Setup of run A:
## MOTOR_TOP
module MOTOR_TOP#(   
    parameter C_AXI_ID_WIDTH       = 4,         
    parameter C_AXI_ADDR_WIDTH     = 16,        
    parameter C_AXI_DATA_WIDTH     = 64,        
    parameter C_AXI_NBURST_SUPPORT = 1'b0,      
    parameter C_AXI_BURST_TYPE     = 2'b00,     
    parameter WATCH_DOG_WIDTH      = 12,         
    parameter C_ADDR_SUMOFFSET     =   32'h0000_1000,
    parameter C_ADDR_MOTOR2ETH     =   32'h0000_0000,       
    parameter C_ADDR_ETH2MOTOR     =   32'hE000_0000    
)(    
    input                               sys_clk,
    input                               sys_rst,
   	output                            	saxi_wready,  
   	input [C_AXI_ID_WIDTH-1:0]        	saxi_wid,     
   	input [C_AXI_ADDR_WIDTH-1:0]      	saxi_waddr,   
   	input [7:0]                       	saxi_wlen,    
   	input [2:0]                       	saxi_wsize,   
   	input [1:0]                       	saxi_wburst,  
   	input [1:0]                       	saxi_wlock,   
   	input [3:0]                       	saxi_wcache,  
   	input [2:0]                       	saxi_wprot,   
   	input                             	saxi_wvalid,  
   	output                            	saxi_wd_wready,   
   	input [C_AXI_DATA_WIDTH-1:0]      	saxi_wd_wdata,     
   	input [C_AXI_DATA_WIDTH/8-1:0]    	saxi_wd_wstrb,     
   	input                             	saxi_wd_wlast,     
   	input                             	saxi_wd_wvalid,    
   	output  [C_AXI_ID_WIDTH-1:0]      	saxi_wb_bid,      
   	output  [1:0]                     	saxi_wb_bresp,    
  ...
For scale: ~2700 cells after synthesis, roughly 20000 um^2 of cells after synthesis.
==> flow/config.mk <==
export PLATFORM = sky130hd
export DESIGN_NAME = MOTOR_TOP
export DESIGN_NICKNAME = MOTOR_TOP
export VERILOG_FILES = /design/flow/design.v
export SDC_FILE = /design/flow/constraint.sdc
export NUM_CORES = 4
export LEC_CHECK = 0
export ABC_AREA = 1
export CAP_MARGIN = 20
export CELL_PAD_IN_SITES_DETAIL_PLACEMENT = 0
export CELL_PAD_IN_SITES_GLOBAL_PLACEMENT = 0
export CORE_MARGIN = 2
export CORE_UTILIZATION = 40
export MAX_ROUTING_LAYER = met5
export MIN_ROUTING_LAYER = met1
export PLACE_DENSITY = 0.38
export SETUP_SLACK_MARGIN = 0.59
export SLEW_MARGIN = 15
export TNS_END_PERCENT = 55
==> flow/constraint.sdc <==
create_clock -name core_clock -period 5.94 [get_ports {sys_clk}]
set_input_delay 1.1880 -clock core_clock [delete_from_list [all_inputs] [get_ports {sys_clk}]]
set_output_delay 1.1880 -clock core_clock [all_outputs]
set_load 0.01 [all_outputs]
run.sh (not shown) runs the stock make flow with config.mk's settings and CLKGATE_MAP_FILE=.
Edits applied to the flow inputs when going from run A to run B:
Settings: removing CELL_PAD_IN_SITES_DETAIL_PLACEMENT (formerly 0); removing MAX_ROUTING_LAYER (formerly met5); removing CELL_PAD_IN_SITES_GLOBAL_PLACEMENT (formerly 0); removing ABC_AREA (formerly 1); removing PLACE_DENSITY (formerly 0.38); removing MIN_ROUTING_LAYER (formerly met1); removing TNS_END_PERCENT (formerly 55); removing SETUP_SLACK_MARGIN (formerly 0.59); changing SLEW_MARGIN from 15 to 20; changing CORE_UTILIZATION from 40 to 23; changing the clock period (ns, I/O delays scaled along) from 5.94 to 8.67.
[summary]
Parity-gate share of the synthesized area counting xor and xnor cells up 3.9 points in run B wrt run A
Run B reports a higher layout buffer count excluding clock buffers than run A does.
In the metrics for run A and run B, the one carrying the lower placer congestion estimate is run B.
In the flow results for run A and run B, the worst clock skew is larger on run B.
When the final numbers for run A and run B were put side by side, the initial antenna violation count turned out to be greater in run A.
Re met3 routed wirelength: run A and run B aren't equal, and the lower value belongs to run A.
Mean post-synth cell area: run B > run A
Across both runs, signed area change from the synthesized netlist to the final layout was higher for run B than for run A.
Run A was larger in final cell area than run B.
Taking run A as the reference, in run B setup slack +0.26 ns, fraction of power spent switching nets -5.2 points.
[inputs] run C vs run B
Settings: changing CORE_UTILIZATION from 23 to 40; setting SETUP_SLACK_MARGIN to -0.02 for the first time.
--- outcome ---
- Diff run B -> run C: overall die area now sits lower, number of buffers outside the clock class in the layout fell by about 2.3%.
- Relative to run B, the clock network power share of run C is lower by 2.5 points.
Input-level comparison between run D and run C:
Settings: SETUP_SLACK_MARGIN removed (was -0.02); the clock period (ns, I/O delays scaled along) changed from 8.67 to 10.0.
Notes after the runs:
Comparing run D against run C, there is no change at all in number of antenna violations at the first check in global routing.
Worst ir drop on vdd improves in run D relative to run C.
Run D did not stop at any stage, and its layout met the timing, design-rule and antenna checks.
[compare] base=run C new=run D: switching portion of total power moved down; count of endpoints failing setup in the final report roughly the same.
### run D -> run E
Settings: a change of CORE_UTILIZATION from 40 to 66; an added CTS_CLUSTER_SIZE of 99; an added ABC_AREA of 1; a change of the clock period (ns, I/O delays scaled along) from 10.0 to 7.72.
[summary]
- Compared with run D, in run E power increased 42%; post-synth design cell area increased 7.0%; post-detailed-routing wire length increased about 12%.
- Run E ends up with a relative contribution of combinational cells to total power that is 8.2 points higher than in run D.
- The die used by run E is smaller than the one used by run D.
- Final non-filler cell area of run E exceeds that of run D by a few percent.
- Mean instance size in the synthesized netlist: lower on run E
- Of run E and run D, it is run E that has the lower area added between synthesis and finish.
- Total CTS buffers for run E: about 10% down relative to run D
No activity file was given, so power comes from the tool's default toggle rates.
